== v13 ==
Design comm_top, start of the top module:
module comm_top(
  input wire sys_clk,
  input wire sys_clk_rst,
  input wire rst,
  input wire bit_in, 
  output wire bit_out, 
  output wire [7:0] data_trans, 
  output wire [7:0] data_recev 
);
Settings: LEC_CHECK=0, ABC_AREA=1, CAP_MARGIN=0, CELL_PAD_IN_SITES_GLOBAL_PLACEMENT=0, CORE_MARGIN=2, CORE_UTILIZATION=43, GPL_TIMING_DRIVEN=0, HOLD_SLACK_MARGIN=0.11, MIN_ROUTING_LAYER=met1, SLEW_MARGIN=0; clock period 3.75 ns.
run.sh (not shown) runs the stock make flow with config.mk's settings and CLKGATE_MAP_FILE=.
What v23 does differently from v13 at the input level:
- clearing MIN_ROUTING_LAYER, which used to be met1
- clearing ABC_AREA, which used to be 1
- clearing HOLD_SLACK_MARGIN, which used to be 0.11
- swapping 0 for 20 in CAP_MARGIN
- clearing GPL_TIMING_DRIVEN, which used to be 0
- swapping 0 for 20 in SLEW_MARGIN
- swapping 43 for 40 in CORE_UTILIZATION
- clearing CELL_PAD_IN_SITES_GLOBAL_PLACEMENT, which used to be 0
- swapping 3.75 for 4.2 in the clock period (ns, I/O delays scaled along)
## What came out
On v23: worst setup slack is 0.062 ns lower than what v13 gave. Per the comparison of v23 with v13, wire length shrank by about 8%, met1 layer usage reported by global route shrank by 2.0 points, xor/xnor cell area share of the yosys netlist grew by 5.8 points.
## Diff of input files: v34 against v23
- an added CTS_CLUSTER_DIAMETER of 392
- an added CTS_CLUSTER_SIZE of 98
- an added PLACE_DENSITY of 0.88
- a change of the clock period (ns, I/O delays scaled along) from 4.2 to 10.0
Results
- Changes observed in v34 relative to v23: wire length of the first global-routing pass grew by 6.2%, non-clock buffer instance count of the final layout lower, share of cell area taken by flip-flops and latches held.
- Re logic gate share of total power: v34 and v23 aren't equal, and the lower value belongs to v34.
- Critical path data required time in v34 vs v23: up 5.79 ns
- Compared with v23, in v34 internal power of the cells now sits lower, aggregate global-route resource usage now sits higher.
- Placed cell area went down slightly going from v23 to v34.
- Compare v34 and v23 | final period utilization lower: v34

========
== run A ==
comm_top again, from the RTL that the note above started with.
clock: 2.7 ns
lec_check: 0
abc_area: 1
cap_margin: 5
cell_pad_in_sites_detail_placement: 0
cell_pad_in_sites_global_placement: 1
core_margin: 7
core_utilization: 39
cts_cluster_diameter: 65
gpl_routability_driven: 1
gpl_timing_driven: 1
hold_slack_margin: -0.06
max_routing_layer: met4
min_routing_layer: met1
setup_slack_margin: 0.52
slew_margin: 10
tns_end_percent: 65
Run A: all stages done; final checks FAILED (negative setup slack).
## Diff of input files: run B against run A
Settings: MIN_ROUTING_LAYER removed (was met1); SETUP_SLACK_MARGIN changed from 0.52 to 0.24; CTS_CLUSTER_DIAMETER removed (was 65); GPL_TIMING_DRIVEN removed (was 1); CORE_UTILIZATION changed from 39 to 66; CAP_MARGIN changed from 5 to 20; SLEW_MARGIN changed from 10 to 20; CORE_MARGIN changed from 7 to 2; HOLD_SLACK_MARGIN removed (was -0.06); CELL_PAD_IN_SITES_DETAIL_PLACEMENT removed (was 0); GPL_ROUTABILITY_DRIVEN removed (was 1); CELL_PAD_IN_SITES_GLOBAL_PLACEMENT removed (was 1); MAX_ROUTING_LAYER removed (was met4); TNS_END_PERCENT removed (was 65); the clock period (ns, I/O delays scaled along) changed from 2.7 to 2.84.
[summary]
Of the runs run B and run A, none of them finished clean.
The flow for run A finished, though final verification flagged negative setup slack.
From run A to run B the numbers moved as follows: distinct cell type count of the synthesized netlist has remained practically unchanged, clock power share has increased, power has decreased.
Re part of the power in combinational logic: run A was higher than run B.
[inputs] run C vs run B
Settings: CORE_UTILIZATION now 70, was 66; ABC_AREA no longer set, was 1; SETUP_SLACK_MARGIN no longer set, was 0.24; CTS_CLUSTER_SIZE now 37, previously not set; the clock period (ns, I/O delays scaled along) now 3.06, was 2.84.
### Flow results
- On run C: total number of cells along the worst setup path is 9 lower than what run B gave.
- Run B → run C: width of the die fell by about 4.5%, worst path required time rose by 210 ps, share of final layout cell area taken by clock buffers and inverters fell by 0.26 points.
- Run C finished every stage; the final checks, however, were not passed, the failures being negative setup slack.
- Global-route usage (higher): run C
- Total power for run C is lower than for run B.
- The total routed wirelength of run C is lower than that of run B.
Inputs modified between run C and run D:
Settings: CTS_CLUSTER_SIZE: 37 -> 36; the clock period (ns, I/O delays scaled along): 3.06 -> 3.7.
Notes after the runs:
Run D completed; timing, DRC and antenna clean
Looking only at met2 layer wire length in the routed design, and setting everything else aside, the lower value of run C and run D goes to run D.
Wire length in run D is 5.7% below run C.
Sequential share of layout area (run D over run C): increase, 2.5 points
Re final total negative setup slack: run C and run D aren't equal, and the lower value belongs to run C.
Compared with run C, in run D cell total after placement now sits lower, sum of net half-perimeters after detailed placement now sits lower.
Placement-stage worst setup slack: run D vs run C up 280 ps
Multi-input combinational cell count came out exactly the same in run C and run D.
Number of buffers outside the clock class in the layout: run C and run D compared, lower one is run D

========
job 1819:
Starting RTL as in the previous note.
## comm_top
module comm_top(
  input wire sys_clk,
  input wire sys_clk_rst,
  input wire rst,
  input wire bit_in, 
  output wire bit_out, 
  output wire [7:0] data_trans, 
  output wire [7:0] data_recev 
);
Settings: LEC_CHECK=0, ABC_AREA=1, CAP_MARGIN=0, CORE_MARGIN=2, CORE_UTILIZATION=72, CTS_CLUSTER_DIAMETER=277, CTS_CLUSTER_SIZE=37, SETUP_SLACK_MARGIN=0.42, SLEW_MARGIN=20; clock period 2.51 ns.
Status job 1819: flow complete, layout not clean - setup timing
The following lists how job 875 was set up differently from job 1819:
# job 1819
export LEC_CHECK = 0
export ABC_AREA = 1
export CAP_MARGIN = 0
export CORE_MARGIN = 2
export CORE_UTILIZATION = 72
export CTS_CLUSTER_DIAMETER = 277
export CTS_CLUSTER_SIZE = 37
export SETUP_SLACK_MARGIN = 0.42
export SLEW_MARGIN = 20
create_clock -name core_clock -period 2.51 [get_ports {sys_clk}]
# job 875
export LEC_CHECK = 0
export CAP_MARGIN = 20
export CORE_MARGIN = 2
export CORE_UTILIZATION = 60
export SLEW_MARGIN = 20
create_clock -name core_clock -period 4.22 [get_ports {sys_clk}]
==> results <==
Looking at switching share of total power, job 875 sits 1.4 points lower than job 1819 does.
When job 875 is measured against job 1819, its length of routed met3 wiring turns out 1.7 mm lower.
Flop share of the area is higher on job 875
Job 875: done, clean on timing, DRC and antenna
Detailed-routed wire length on met2, job 875 vs job 1819: down by more than a quarter
Arrival time of the worst setup path came out higher on job 875 than on job 1819.
Relative to job 1819, the post-synthesis chip area from yosys of job 875 is lower by 3.7%.
Input changes introduced in job 702 (baseline for comparison: job 875):
# job 875
export LEC_CHECK = 0
export CAP_MARGIN = 20
export CORE_MARGIN = 2
export CORE_UTILIZATION = 60
export SLEW_MARGIN = 20
create_clock -name core_clock -period 4.22 [get_ports {sys_clk}]
# job 702
export LEC_CHECK = 0
export CAP_MARGIN = 20
export CORE_MARGIN = 2
export CORE_UTILIZATION = 32
export SLEW_MARGIN = 20
create_clock -name core_clock -period 4.2 [get_ports {sys_clk}]
Notes after the runs:
Job 702 finished end to end and its layout was clean on timing, DRC and antenna. Summary of job 702 over job 875: routed wire length now smaller, least setup slack across all paths after layout lower, final critical-path share of the clock period higher. Between job 875 and job 702, the flow reports power dissipated in combinational cells decreasing slightly. Job 702 vs job 875 on net switching fraction of the power: job 702 is the lower one.
#### Input delta (job 9315 over job 702)
# job 702
export LEC_CHECK = 0
export CAP_MARGIN = 20
export CORE_MARGIN = 2
export CORE_UTILIZATION = 32
export SLEW_MARGIN = 20
create_clock -name core_clock -period 4.2 [get_ports {sys_clk}]
# job 9315
export LEC_CHECK = 0
export ABC_AREA = 1
export CAP_MARGIN = 20
export CORE_MARGIN = 2
export CORE_UTILIZATION = 72
export SLEW_MARGIN = 20
create_clock -name core_clock -period 2.33 [get_ports {sys_clk}]
Findings:
Job 9315 has less setup slack than job 702.
In job 9315 the implementation ran to completion but is not tape-out ready, as the final checks report setup timing.
Job 9315 against job 702: Yosys chip area higher, share of the yosys chip area belonging to registers went down 1.8 points.
Power and IR drop assume default switching activity.
